Setup of north:
## caesar_cipher
module caesar_cipher (
   input            clk
  ,input            rst_n
  ,input            ptxt_valid  
  ,input            mode  
  ,input            key_shift_dir_1  
  ,input            key_shift_dir_3  
  ,input      [4:0] key_shift_num_1  
  ,input      [4:0] key_shift_num_3  
  ,input      [7:0] ptxt_char
  ,output reg [7:0] ctxt_char
  ,output reg       err_invalid_key_shift_num
  ,output reg       err_invalid_ptxt_char
  ,output reg       ctx_ready
);
For scale: about 2,500 cells after synthesis, ~10 flip-flops, roughly 35 I/O pins, ~0.014 mm2 of cells after synthesis.
make LEC_CHECK=0 ABC_AREA=1 CAP_MARGIN=15 CELL_PAD_IN_SITES_DETAIL_PLACEMENT=0 CELL_PAD_IN_SITES_GLOBAL_PLACEMENT=1 CORE_ASPECT_RATIO=1.42 CORE_MARGIN=2 CORE_UTILIZATION=24 CTS_CLUSTER_DIAMETER=313 GPL_ROUTABILITY_DRIVEN=1 GPL_TIMING_DRIVEN=0 HOLD_SLACK_MARGIN=0.13 MAX_ROUTING_LAYER=met5 MIN_ROUTING_LAYER=met1 PLACE_DENSITY_LB_ADDON=0.22 SLEW_MARGIN=20 TNS_END_PERCENT=65 finish   # period 7.77 ns
run.sh (not shown) runs the stock make flow with config.mk's settings and CLKGATE_MAP_FILE=.
| north | all stages done | FAIL | negative setup slack |
[inputs] south vs north
- removing TNS_END_PERCENT (formerly 65)
- removing CELL_PAD_IN_SITES_GLOBAL_PLACEMENT (formerly 1)
- removing MIN_ROUTING_LAYER (formerly met1)
- changing CORE_UTILIZATION from 24 to 40
- removing PLACE_DENSITY_LB_ADDON (formerly 0.22)
- removing GPL_ROUTABILITY_DRIVEN (formerly 1)
- removing MAX_ROUTING_LAYER (formerly met5)
- removing CELL_PAD_IN_SITES_DETAIL_PLACEMENT (formerly 0)
- removing ABC_AREA (formerly 1)
- removing CORE_ASPECT_RATIO (formerly 1.42)
- removing HOLD_SLACK_MARGIN (formerly 0.13)
- removing CTS_CLUSTER_DIAMETER (formerly 313)
- removing GPL_TIMING_DRIVEN (formerly 0)
- changing CAP_MARGIN from 15 to 20
- changing the clock period (ns, I/O delays scaled along) from 7.77 to 14.0
Notes after the runs:
- Per the final summary, south finished and its layout is clean on timing, DRC and antenna.
- The worst setup slack of south is higher than that of north.
- STATUS synthesized area: south loses against north
- Between south and north, it is south whose fraction of synthesized cell area in xor and xnor cells is higher, by 4.1 points.
- Met2 routing resource usage after global routing (higher): south
What east does differently from south at the input level:
- CTS_CLUSTER_DIAMETER now 217, previously not set
- ABC_AREA now 1, previously not set
- GPL_ROUTABILITY_DRIVEN now 0, previously not set
- CORE_UTILIZATION now 27, was 40
- CTS_CLUSTER_SIZE now 98, previously not set
- TNS_END_PERCENT now 10, previously not set
- PLACE_DENSITY_LB_ADDON now 0.08, previously not set
east went all the way through synthesis, placement and routing and the layout is clean on timing, DRC and antenna.
Diff south -> east: synthesized cell count grew by 200; via count normalized by instance count went down about 22%; post-detailed-placement cell area now sits lower.
east vs. south: fraction of the core area covered by cells at the end of the flow now sits lower, hold slack +0.0061 ns, cell area after layout went down.
Here is what was changed in the inputs of west compared with east.
- removing GPL_ROUTABILITY_DRIVEN (formerly 0)
- removing TNS_END_PERCENT (formerly 10)
- setting MIN_ROUTING_LAYER to met2 for the first time
- removing CTS_CLUSTER_DIAMETER (formerly 217)
- removing PLACE_DENSITY_LB_ADDON (formerly 0.08)
- changing SLEW_MARGIN from 20 to 0
- changing CORE_UTILIZATION from 27 to 23
- removing CTS_CLUSTER_SIZE (formerly 98)
- removing ABC_AREA (formerly 1)
## What came out
- Area after synthesis ended up about 12% higher on west than on east.
- Worst slack at placement deteriorates in west relative to east.
- west reached the end of the flow, and the finished layout is clean on the timing, DRC and antenna checks.
- Lower ratio of final minimum period to clock period was reported by east, not west.
- Clock-pin transition on the worst setup and hold timing paths of east is on par with west.
- Highest-delay cell along the critical path = fa_1: west; highest-delay cell along the critical path = clkdlybuf4s50_1: east
- Re maximum fanout count along the critical path: west and east aren't equal, and the lower value belongs to west.
- Compared to east, west has non-clock buffer count 120% higher.
- The cell area of west is higher than that of east.
- Sort west and east by routing usage on met2 desc -> top: east
- [west] measured slew at the worst slew-check pin rose 0.076 ns relative to east


== run a ==
caesar_cipher again, from the RTL that the note above started with.
clock: 23.0 ns
lec_check: 0
abc_area: 1
cap_margin: 15
cell_pad_in_sites_detail_placement: 0
cell_pad_in_sites_global_placement: 2
core_margin: 2
core_utilization: 29
cts_cluster_diameter: 256
cts_cluster_size: 98
gpl_timing_driven: 1
min_routing_layer: met1
place_density_lb_addon: 0.1
slew_margin: 20
tns_end_percent: 15
The inputs of run b differ from those of run a as listed below.
- changing CTS_CLUSTER_DIAMETER from 256 to 66
- changing CORE_UTILIZATION from 29 to 44
- removing ABC_AREA (formerly 1)
### Flow results
- [compare] base=run a new=run b: number of ordinary and repair buffers in the finished layout saw an increase; final estimated routing congestion in global placement went up; met3 track demand over resource moved up.
- Cell total in the yosys stat output shrinks by a little under 10% when moving from run a to run b.
- Compared with run a, in run b area added between synthesis and finish down 3.1 points, summed area of non-filler cells in the final layout up 0.0014 mm², setup slack went down 3150 ps.


== run 1 ==
caesar_cipher again, from the RTL that the note above started with.
Settings: LEC_CHECK=0, ABC_AREA=1, CAP_MARGIN=40, CELL_PAD_IN_SITES_DETAIL_PLACEMENT=0, CELL_PAD_IN_SITES_GLOBAL_PLACEMENT=0, CORE_ASPECT_RATIO=0.5, CORE_MARGIN=5, CORE_UTILIZATION=29, CTS_CLUSTER_DIAMETER=256, CTS_CLUSTER_SIZE=98, GPL_ROUTABILITY_DRIVEN=0, GPL_TIMING_DRIVEN=1, MIN_ROUTING_LAYER=met1, PLACE_DENSITY_LB_ADDON=0.1, SLEW_MARGIN=25, TNS_END_PERCENT=15; clock period 23.0 ns.
Inputs modified between run 1 and run 2:
==> flow/config.mk <==
export PLATFORM = sky130hd
export DESIGN_NAME = caesar_cipher
export DESIGN_NICKNAME = caesar_cipher
export VERILOG_FILES = /design/flow/design.v
export SDC_FILE = /design/flow/constraint.sdc
export NUM_CORES = 4
export LEC_CHECK = 0
export CAP_MARGIN = 15
export CELL_PAD_IN_SITES_DETAIL_PLACEMENT = 1
export CELL_PAD_IN_SITES_GLOBAL_PLACEMENT = 2
export CORE_MARGIN = 2
export CORE_UTILIZATION = 24
export CTS_CLUSTER_DIAMETER = 389
export GPL_TIMING_DRIVEN = 0
export MIN_ROUTING_LAYER = met1
export PLACE_DENSITY_LB_ADDON = 0.1
export SLEW_MARGIN = 20
export TNS_END_PERCENT = 65
[summary]
- Run 1 went all the way through the flow, and no timing, DRC or antenna check failed.
- Run 2 finished every stage and its layout cleared the timing, DRC and antenna checks.
- In the flow results for run 1 and run 2, the cell count after synthesis is larger on run 1.
- Compared with run 1, run 2 shows a higher global router's overall resource usage.
- Run 1 → run 2: final worst-path cycle share higher.
Here is what was changed in the inputs of run 3 compared with run 2.
==> flow/config.mk <==
export PLATFORM = sky130hd
export DESIGN_NAME = caesar_cipher
export DESIGN_NICKNAME = caesar_cipher
export VERILOG_FILES = /design/flow/design.v
export SDC_FILE = /design/flow/constraint.sdc
export NUM_CORES = 4
export LEC_CHECK = 0
export CAP_MARGIN = 20
export CORE_MARGIN = 2
export CORE_UTILIZATION = 40
export SLEW_MARGIN = 20
==> flow/constraint.sdc <==
create_clock -name core_clock -period 13.6 [get_ports {clk}]
set_input_delay 2.7200 -clock core_clock [delete_from_list [all_inputs] [get_ports {clk}]]
set_output_delay 2.7200 -clock core_clock [all_outputs]
set_load 0.01 [all_outputs]
==> results <==
- Run 3 finished every step from synthesis to the final layout, and the layout passed the timing, DRC and antenna checks.
- Going from run 2 to run 3, post-route core utilization climbed 17 points, area fraction in xor and xnor cells barely changed.
- The number of tap cells inserted reported for run 3 is smaller than that of run 2 by about 40%.
Relative to run 3, the following input files were edited for run 4:
diff --git a/flow/config.mk b/flow/config.mk
--- a/flow/config.mk
+++ b/flow/config.mk
@@ -9,3 +9,5 @@
 export CORE_MARGIN = 2
-export CORE_UTILIZATION = 40
+export CORE_UTILIZATION = 66
+export CTS_CLUSTER_SIZE = 100
+export PLACE_DENSITY = 0.39
 export SLEW_MARGIN = 20
==> flow/constraint.sdc <==
create_clock -name core_clock -period 13.2 [get_ports {clk}]
set_input_delay 2.6400 -clock core_clock [delete_from_list [all_inputs] [get_ports {clk}]]
set_output_delay 2.6400 -clock core_clock [all_outputs]
set_load 0.01 [all_outputs]
- Run 4 against run 3; met3 wirelength from detailed routing is up by more than half.
- Looking at run 3 and run 4, the flip-flop and latch share of the layout cell area is a wash.
- Comparing run 3 and run 4, the higher highest fanout seen on the critical path is on run 4.
- Compared with run 3, in run 4 number of clock buffers in the layout down 1, cell count now smaller.
## Diff of input files: run 5 against run 4
diff --git a/flow/config.mk b/flow/config.mk
--- a/flow/config.mk
+++ b/flow/config.mk
@@ -9,5 +9,4 @@
 export CORE_MARGIN = 2
-export CORE_UTILIZATION = 66
-export CTS_CLUSTER_SIZE = 100
-export PLACE_DENSITY = 0.39
+export CORE_UTILIZATION = 68
 export SLEW_MARGIN = 20
+export TNS_END_PERCENT = 5
==> flow/constraint.sdc <==
create_clock -name core_clock -period 10.6 [get_ports {clk}]
set_input_delay 2.1200 -clock core_clock [delete_from_list [all_inputs] [get_ports {clk}]]
set_output_delay 2.1200 -clock core_clock [all_outputs]
set_load 0.01 [all_outputs]
--- outcome ---
Placement-stage cell area delta for run 5 relative to run 4: 16% higher
Post-detailed-placement half-perimeter wirelength: run 5 vs run 4 up 7.8%
Run 4 and run 5 ended up with nearly the same fraction of the mapped netlist area in compound gates.
Against run 4, run 5 comes in about 3.3% lower on placeable core area.
Higher die width was reported by run 4, not run 5.
Compared with run 4, run 5 shows number of cells upsized or downsized after cts higher by 93.
Run 5 terminated abnormally: global routing reported ODB-0269.
Measured against each other, run 4 and run 5 differ in number of buffers inserted to repair setup after CTS, the lower figure coming from run 4.
The total I/O pin count of run 4 and that of run 5 are within noise of each other.
The initial standard-cell utilization of the core of run 5 is higher than that of run 4.


Starting RTL as in the previous note.
Settings: LEC_CHECK=0, ABC_AREA=1, CAP_MARGIN=20, CORE_MARGIN=2, CORE_UTILIZATION=72, CTS_CLUSTER_DIAMETER=335, CTS_CLUSTER_SIZE=99, HOLD_SLACK_MARGIN=-0.05, PLACE_DENSITY=0.39, SETUP_SLACK_MARGIN=1.64, SLEW_MARGIN=20, TNS_END_PERCENT=5; clock period 5.57 ns.
The starting point died in detailed placement.
==> next run, changes <==
- ABC_AREA: 1 -> not set
- CORE_UTILIZATION: 72 -> 65
- CTS_CLUSTER_DIAMETER: 335 -> not set
- CTS_CLUSTER_SIZE: 99 -> not set
- HOLD_SLACK_MARGIN: -0.05 -> not set
- PLACE_DENSITY: 0.39 -> not set
- SETUP_SLACK_MARGIN: 1.64 -> not set
- TNS_END_PERCENT: 5 -> not set
- clock period: 5.57 -> 10.9 ns (I/O delays scaled with it)
After rerunning:
- This time the run finished with negative setup slack left
- synthesized cell count goes down by 8.0%
- die area climbs by 24%
- area after synthesis rose by 12%
==> next run, changes <==
- CORE_UTILIZATION: 65 -> 9
- clock period: 10.9 -> 15.6 ns (I/O delays scaled with it)
Outcome: Now the flow completed without violations. Non-clock buffer count drops by 371. Die size came out higher to 7.0 times its value. Routed wire length fell by 11%. First-iteration DRC count falls by 42%. Synthesized cell count is unchanged.
==> next run, changes <==
- CORE_UTILIZATION: 9 -> 58
- SETUP_SLACK_MARGIN: not set -> 3.28
- clock period: 15.6 -> 11.2 ns (I/O delays scaled with it)
The new run passed the timing, DRC and antenna checks. Global-route usage increases by 34 points. Final area climbs by a few percent. Routed wire length is higher by a few percent. Clock-buffer cell count rose by 1. Utilization increases by 64 points. Critical path depth rises by 2. Hold slack loses 0.88 ns. Setup slack is worse by 0.32 ns. Final cell count decreases by well over a third.


## try-raven
Starting RTL as in the previous note.
make LEC_CHECK=0 ABC_AREA=1 CAP_MARGIN=20 CORE_MARGIN=2 CORE_UTILIZATION=72 CTS_CLUSTER_DIAMETER=335 CTS_CLUSTER_SIZE=99 HOLD_SLACK_MARGIN=-0.05 PLACE_DENSITY=0.39 SETUP_SLACK_MARGIN=1.63 SLEW_MARGIN=20 TNS_END_PERCENT=5 finish   # period 5.57 ns
For try-raven, the flow was terminated by a tool error in detailed placement (3_5_place_dp) and produced no final design.
diff inputs: try-raven => try-lagoon
==> flow/config.mk <==
export PLATFORM = sky130hd
export DESIGN_NAME = caesar_cipher
export DESIGN_NICKNAME = caesar_cipher
export VERILOG_FILES = /design/flow/design.v
export SDC_FILE = /design/flow/constraint.sdc
export NUM_CORES = 4
export LEC_CHECK = 0
export CAP_MARGIN = 20
export CORE_MARGIN = 2
export CORE_UTILIZATION = 35
export SLEW_MARGIN = 20
==> flow/constraint.sdc <==
create_clock -name core_clock -period 13.6 [get_ports {clk}]
set_input_delay 2.7200 -clock core_clock [delete_from_list [all_inputs] [get_ports {clk}]]
set_output_delay 2.7200 -clock core_clock [all_outputs]
set_load 0.01 [all_outputs]
--- outcome ---
The final layout from try-lagoon, which completed every stage, passed the timing, DRC and antenna checks at the end of the flow. Summary of try-lagoon over try-raven: and-or/or-and share of the synthesized area went up by 16 points; basic-gate share of the synthesized area counting and, or, nand and nor cells went down by 17 points; floorplan die area went up by 26000 um^2; number of placement rows went up by 26. Comparing try-raven against try-lagoon, there is no change at all in number of buffer cells added on primary ports. Number of nets at floorplan (try-raven / try-lagoon): 1.08. STATUS placeable core area: try-lagoon loses against try-raven. Delta (try-lagoon minus try-raven): total cell area reported by yosys after synthesis went up; post-synthesis average cell area went up. Of try-lagoon and try-raven, the lower share of synthesized area occupied by flip-flops and latches belongs to try-lagoon. Synthesized cell count (higher): try-raven.
--- input diff try-lagoon..try-cedar ---
-- flow/config.mk --
<<< try-lagoon, line 8
export CAP_MARGIN = 20
export CORE_MARGIN = 2
export CORE_UTILIZATION = 35
export SLEW_MARGIN = 20
>>> try-cedar, line 8
export CAP_MARGIN = 20
export CORE_MARGIN = 2
export CORE_UTILIZATION = 68
export HOLD_SLACK_MARGIN = -0.08
export SLEW_MARGIN = 20
==> flow/constraint.sdc <==
create_clock -name core_clock -period 10.7 [get_ports {clk}]
set_input_delay 2.1400 -clock core_clock [delete_from_list [all_inputs] [get_ports {clk}]]
set_output_delay 2.1400 -clock core_clock [all_outputs]
set_load 0.01 [all_outputs]
--- outcome ---
- Sequential fraction of the synthesis area: try-cedar vs try-lagoon identical
- As the logs show, try-cedar stopped at global routing (5_1_grt) after a tool error, so it never reached the end of the flow.
- In the tables for try-lagoon and try-cedar, number of post-CTS setup repair buffers reads lower with try-lagoon.
- Taking try-lagoon as the reference, in try-cedar placement row count fell 22; synthesized cell area about even; number of placed instances with taps included about even; die size fell 48%.
--- input diff try-cedar..try-sierra ---
-- flow/config.mk --
<<< try-cedar, line 8
export CAP_MARGIN = 20
export CORE_MARGIN = 2
export CORE_UTILIZATION = 68
export HOLD_SLACK_MARGIN = -0.08
export SLEW_MARGIN = 20
>>> try-sierra, line 8
export CAP_MARGIN = 20
export CORE_MARGIN = 2
export CORE_UTILIZATION = 70
export MAX_ROUTING_LAYER = met4
export SLEW_MARGIN = 20
### Flow results
Seen in the log of try-sierra: GRT-0232 during global routing (5_1_grt), after which the run never completed. [compare] base=try-cedar new=try-sierra: total of buffers placed on input and output ports closely matched the old numbers, pre-CTS worst setup slack moved down, cell count after placement now smaller. Arithmetic-cell share of the synthesized area counting full adders, half adders and majority gates across try-sierra and try-cedar: no real change. Compared with try-cedar, try-sierra shows total of cells resized after clock tree synthesis higher by about 15%. try-sierra against try-cedar: number of H-tree levels did not really move; chip area went down. try-sierra vs. try-cedar: cell row count went down, overall die height fell by 2.2 um, mean area per synthesized cell was more or less identical. Synthesized cell count across try-sierra and try-cedar: no real change.
